==> flow/design.v (excerpt) <==
module alu #(
    parameter INT_W  = 4,
    parameter FRAC_W = 6,
    parameter INST_W = 4,
    parameter DATA_W = INT_W + FRAC_W
)(
    input                     i_clk,
    input                     i_rst_n,
    input                     i_valid,
    input signed [DATA_W-1:0] i_data_a,
    input signed [DATA_W-1:0] i_data_b,
    input        [INST_W-1:0] i_inst,
    output                    o_valid,
    output       [DATA_W-1:0] o_data
);
Size in the first run: roughly 1200 cells after synthesis, about 11 flip-flops, ~38 I/O pins, about 0.0089 mm² of cells after synthesis.
==> flow/config.mk <==
export PLATFORM = sky130hd
export DESIGN_NAME = alu
export DESIGN_NICKNAME = alu
export VERILOG_FILES = /design/flow/design.v
export SDC_FILE = /design/flow/constraint.sdc
export NUM_CORES = 4
export LEC_CHECK = 0
export CAP_MARGIN = 20
export CORE_MARGIN = 2
export CORE_UTILIZATION = 40
export CTS_CLUSTER_SIZE = 66
export GPL_ROUTABILITY_DRIVEN = 1
export GPL_TIMING_DRIVEN = 0
export HOLD_SLACK_MARGIN = -0.05
export PLACE_DENSITY_LB_ADDON = 0.04
export SETUP_SLACK_MARGIN = 1.11
export SLEW_MARGIN = 20
==> flow/constraint.sdc <==
create_clock -name core_clock -period 11.0 [get_ports {i_clk}]
set_input_delay 2.2000 -clock core_clock [delete_from_list [all_inputs] [get_ports {i_clk}]]
set_output_delay 2.2000 -clock core_clock [all_outputs]
set_load 0.01 [all_outputs]
run.sh (not shown) runs the stock make flow with config.mk's settings and CLKGATE_MAP_FILE=.
Next try:
- CAP_MARGIN: 20 -> 0
- CELL_PAD_IN_SITES_GLOBAL_PLACEMENT: unset -> 1
- CORE_ASPECT_RATIO: unset -> 1.37
- CORE_UTILIZATION: 40 -> 63
- CTS_CLUSTER_DIAMETER: unset -> 150
- CTS_CLUSTER_SIZE: 66 -> 99
- GPL_ROUTABILITY_DRIVEN: 1 -> 0
- GPL_TIMING_DRIVEN: 0 -> unset
- HOLD_SLACK_MARGIN: -0.05 -> 0.28
- PLACE_DENSITY_LB_ADDON: 0.04 -> unset
- SETUP_SLACK_MARGIN: 1.11 -> -1.08
- TNS_END_PERCENT: unset -> 15
The new run finished clean.
Routed wire length shrinks by 15%.
Design area decreases by 8.0%.
Cell count is lower by 9.8%.
Clock skew barely changes.
Core utilization grows by 22 points.
Flip-flop count stays the same.
Sequential share of layout area came out higher by 0.23 points.

---

alu again, from the RTL that the note above started with.
export LEC_CHECK = 0
export CAP_MARGIN = 20
export CORE_MARGIN = 2
export CORE_UTILIZATION = 72
export CTS_CLUSTER_SIZE = 25
export PLACE_DENSITY_LB_ADDON = 0.24
export SETUP_SLACK_MARGIN = -0.51
export SLEW_MARGIN = 20
create_clock -name core_clock -period 8.69 [get_ports {i_clk}]
The baseline stopped in 5_1_grt, error GRT-0232.
Next try:
--- a/flow/config.mk
+++ b/flow/config.mk
@@ -9,6 +9,6 @@
 export CORE_MARGIN = 2
-export CORE_UTILIZATION = 72
-export CTS_CLUSTER_SIZE = 25
+export CORE_UTILIZATION = 71
+export CTS_CLUSTER_SIZE = 10
 export PLACE_DENSITY_LB_ADDON = 0.24
-export SETUP_SLACK_MARGIN = -0.51
 export SLEW_MARGIN = 20
+export TNS_END_PERCENT = 5
=> The changed run aborted during 5_1_grt. Area after synthesis stays the same. Die size rises by 1.4%. Synthesized cell count is unchanged.
Next try:
--- a/flow/config.mk
+++ b/flow/config.mk
@@ -9,6 +9,3 @@
 export CORE_MARGIN = 2
-export CORE_UTILIZATION = 71
-export CTS_CLUSTER_SIZE = 10
-export PLACE_DENSITY_LB_ADDON = 0.24
+export CORE_UTILIZATION = 40
 export SLEW_MARGIN = 20
-export TNS_END_PERCENT = 5
==> flow/constraint.sdc (replaced) <==
create_clock -name core_clock -period 11.0 [get_ports {i_clk}]
set_input_delay 2.2000 -clock core_clock [delete_from_list [all_inputs] [get_ports {i_clk}]]
set_output_delay 2.2000 -clock core_clock [all_outputs]
set_load 0.01 [all_outputs]
This time the run produced a clean layout; die area rises by 74%; synthesized area is unchanged; synthesized cell count does not change.
Next try:
--- a/flow/config.mk
+++ b/flow/config.mk
@@ -7,5 +7,14 @@
 export LEC_CHECK = 0
+export ABC_AREA = 1
 export CAP_MARGIN = 20
+export CELL_PAD_IN_SITES_DETAIL_PLACEMENT = 1
 export CORE_MARGIN = 2
-export CORE_UTILIZATION = 40
+export CORE_UTILIZATION = 42
+export CTS_CLUSTER_SIZE = 66
+export GPL_ROUTABILITY_DRIVEN = 1
+export GPL_TIMING_DRIVEN = 1
+export HOLD_SLACK_MARGIN = -0.05
+export MIN_ROUTING_LAYER = met2
+export PLACE_DENSITY_LB_ADDON = 0.28
+export SETUP_SLACK_MARGIN = 1.11
 export SLEW_MARGIN = 20
Result: First-iteration DRC count came out higher to 4.1 times its value. Utilization came out higher by 1.1 points.

---

== job 5844 ==
The RTL this note starts from:
==> flow/design.v <==
module alu #(
    parameter INT_W  = 4,
    parameter FRAC_W = 6,
    parameter INST_W = 4,
    parameter DATA_W = INT_W + FRAC_W
)(
    input                     i_clk,
    input                     i_rst_n,
    input                     i_valid,
    input signed [DATA_W-1:0] i_data_a,
    input signed [DATA_W-1:0] i_data_b,
    input        [INST_W-1:0] i_inst,
    output                    o_valid,
    output       [DATA_W-1:0] o_data
);  
reg [DATA_W-1:0] o_data_w, o_data_r;
reg              o_valid_w, o_valid_r;
assign o_valid = o_valid_r;
assign o_data = o_data_r;
reg [9:0] o_data_t;  
wire signed [10:0] sum_temp;
assign sum_temp = {i_data_a[9],i_data_a} + {i_data_b[9],i_data_b};
wire signed [10:0] sub_temp;
assign sub_temp = {i_data_a[9],i_data_a} - {i_data_b[9],i_data_b};
wire signed [19:0] mult_temp;
wire signed [20:0] mult_rnd;
wire signed [14:0] mult_r;
assign mult_temp = i_data_a * i_data_b;
assign mult_rnd = $signed({mult_temp[19],mult_temp}) + $signed(21'd32);  
assign mult_r = mult_rnd[20:6];
wire signed [20:0] i_data_f;
wire signed [20:0] o_data_f;
wire signed [14:0] mult_f;
assign i_data_f = {{5{o_data_r[9]}},o_data_r,6'b0};
assign o_data_f = i_data_f + $signed({mult_temp[19],mult_temp}) + $signed(21'd32);
assign mult_f = o_data_f[20:6];
wire signed [10:0] tanh_pos;
wire signed [10:0] tanh_neg;
assign tanh_pos = ({i_data_a[9],i_data_a} + $signed(11'd33)) >>> 1;
assign tanh_neg = ({i_data_a[9],i_data_a} - $signed(11'd31)) >>> 1;
always@(*)begin
    o_data_t = 10'd0;
    case(i_inst)
        4'd0:begin  
            if (sum_temp > $signed(11'd511)) o_data_t = 10'b0111_1111_11;
            else if (sum_temp < $signed(-11'sd512)) o_data_t = 10'b1000_0000_00;
            else o_data_t = sum_temp[9:0];
        end
        4'd1:begin  
            if (sub_temp > $signed(11'd511)) o_data_t = 10'b0111_1111_11;
            else if (sub_temp < $signed(-11'sd512)) o_data_t = 10'b1000_0000_00;
            else o_data_t = sub_temp[9:0];
        end
        4'd2:begin  
            if (mult_r > $signed(15'd511)) o_data_t = 10'b0111_1111_11;
            else if (mult_r < $signed(-15'sd512)) o_data_t = 10'b1000_0000_00;
            else o_data_t = mult_r[9:0];
        end
        4'd3:begin  
            if (mult_f > $signed(15'd511)) o_data_t = 10'b0111_1111_11;
            else if (mult_f < $signed(-15'sd512)) o_data_t = 10'b1000_0000_00;
            else o_data_t = mult_f[9:0];
        end
        4'd4:begin  
            if(!i_data_a[9])begin
                if(i_data_a >= 10'b0001_1000_00) o_data_t = 10'b0001_0000_00;
                else if(i_data_a >= 10'b0000_1000_00) o_data_t = tanh_pos[9:0];
                else o_data_t = i_data_a;
            end
            else begin
                if(i_data_a >= 10'b1111_100000) o_data_t = i_data_a;
                else if(i_data_a >= 10'b1110_1000_00) o_data_t = tanh_neg[9:0];
                else o_data_t = 10'b1111_0000_00;
            end
        end
        4'd5:begin  
            o_data_t = i_data_a | (~i_data_b);
        end
        4'd6:begin  
            casez(i_data_a)
            10'b1???_????_??: o_data_t = 10'd0;
            10'b01??_????_??: o_data_t = 10'd1;
            10'b001?_????_??: o_data_t = 10'd2;
            10'b0001_????_??: o_data_t = 10'd3;
            10'b0000_1???_??: o_data_t = 10'd4;
            10'b0000_01??_??: o_data_t = 10'd5;
            10'b0000_001?_??: o_data_t = 10'd6;
            10'b0000_0001_??: o_data_t = 10'd7;
            10'b0000_0000_1?: o_data_t = 10'd8;
            10'b0000_0000_01: o_data_t = 10'd9;
            10'd0: o_data_t = 10'd10;
            endcase
        end
        4'd7:begin  
            casez(i_data_a)
            10'd0: o_data_t = 10'd0;
            10'b????_????_?1: o_data_t = 10'd0;
            10'b????_????_10: o_data_t = 10'd1;
            10'b????_???1_00: o_data_t = 10'd2;
            10'b????_??10_00: o_data_t = 10'd3;
            10'b????_?100_00: o_data_t = 10'd4;
            10'b????_1000_00: o_data_t = 10'd5;
            10'b???1_0000_00: o_data_t = 10'd6;
            10'b??10_0000_00: o_data_t = 10'd7;
            10'b?100_0000_00: o_data_t = 10'd8;
            10'b1000_0000_00: o_data_t = 10'd9;
            endcase
        end
        4'd8:begin  
            o_data_t = i_data_a[9] + i_data_a[8] +i_data_a[7] +i_data_a[6] +i_data_a[5] +i_data_a[4] +i_data_a[3] +i_data_a[2] +i_data_a[1] +i_data_a[0];
        end
        4'd9:begin  
            if(i_data_b == 10'd0) o_data_t = i_data_a;
            else if(i_data_b == 10'd1) o_data_t = {i_data_a[8:0],i_data_a[9]};
            else if(i_data_b == 10'd2) o_data_t = {i_data_a[7:0],i_data_a[9:8]};
            else if(i_data_b == 10'd3) o_data_t = {i_data_a[6:0],i_data_a[9:7]};
            else if(i_data_b == 10'd4) o_data_t = {i_data_a[5:0],i_data_a[9:6]};
            else if(i_data_b == 10'd5) o_data_t = {i_data_a[4:0],i_data_a[9:5]};
            else if(i_data_b == 10'd6) o_data_t = {i_data_a[3:0],i_data_a[9:4]};
            else if(i_data_b == 10'd7) o_data_t = {i_data_a[2:0],i_data_a[9:3]};
            else if(i_data_b == 10'd8) o_data_t = {i_data_a[1:0],i_data_a[9:2]};
            else   o_data_t = {i_data_a[0],i_data_a[9:1]};
        end
    endcase
end
always@(*) begin
    o_data_w = o_data_t;
    o_valid_w = (i_valid == 1'b1)? 1'b1:1'b0;
end
always@(posedge i_clk or negedge i_rst_n) begin
    if (!i_rst_n) begin
        o_data_r <= 'b0;
        o_valid_r <= 'b0;
    end 
    else begin
        if (i_valid) o_data_r <= o_data_w;
        o_valid_r <= o_valid_w;
    end
end
endmodule
Settings: LEC_CHECK=0, CAP_MARGIN=20, CORE_MARGIN=4, CORE_UTILIZATION=36, CTS_CLUSTER_DIAMETER=296, CTS_CLUSTER_SIZE=100, GPL_TIMING_DRIVEN=1, MAX_ROUTING_LAYER=met5, PLACE_DENSITY_LB_ADDON=0.29, SLEW_MARGIN=20, TNS_END_PERCENT=50; clock period 17.9 ns.
> inputs changed (job 5844 -> job 1235)
- clearing MAX_ROUTING_LAYER, which used to be met5
- clearing TNS_END_PERCENT, which used to be 50
- clearing CTS_CLUSTER_SIZE, which used to be 100
- clearing GPL_TIMING_DRIVEN, which used to be 1
- clearing PLACE_DENSITY_LB_ADDON, which used to be 0.29
- swapping 4 for 2 in CORE_MARGIN
- clearing CTS_CLUSTER_DIAMETER, which used to be 296
- swapping 36 for 27 in CORE_UTILIZATION
- swapping 17.9 for 10.5 in the clock period (ns, I/O delays scaled along)
## What came out
Job 1235 completed; timing, DRC and antenna clean. Count of buffer and inverter cells on the critical path (job 1235 over job 5844): increase, 1. Job 1235 gives less met1 track demand over resource than job 5844 did.
#### Input delta (job 7061 over job 1235)
- swapping 27 for 64 in CORE_UTILIZATION
- swapping 10.5 for 16.9 in the clock period (ns, I/O delays scaled along)
In the metrics for job 1235 and job 7061, the one carrying the higher met2 usage in global routing is job 7061. Taking job 1235 as the reference, in job 7061 cell depth of the worst min-delay path level, overall via count from detail_route held. Non-clock buffer count in job 7061 vs job 1235: down 33. Job 1235 has a lower overall track demand over capacity in global routing than job 7061. Summary of job 7061 over job 1235: number of cells in the finished layout apart from fillers lower.
## Diff of input files: job 5227 against job 7061
- a change of CORE_UTILIZATION from 64 to 40
- a change of the clock period (ns, I/O delays scaled along) from 16.9 to 10.5
==> results <==
- Lower synthesis-to-layout area growth among job 5227 and job 7061: job 7061
- What job 7061 reported for met1 layer wirelength in the final routing has to be multiplied by 1.17 to get the figure for job 5227.
- Diff job 7061 -> job 5227: overall global routing resource usage down 13 points, critical path depth down 1.
- Area: job 5227 vs job 7061 -> job 5227 larger
- As far as sequential portion of the cell area is concerned, job 5227 and job 7061 perform about the same.
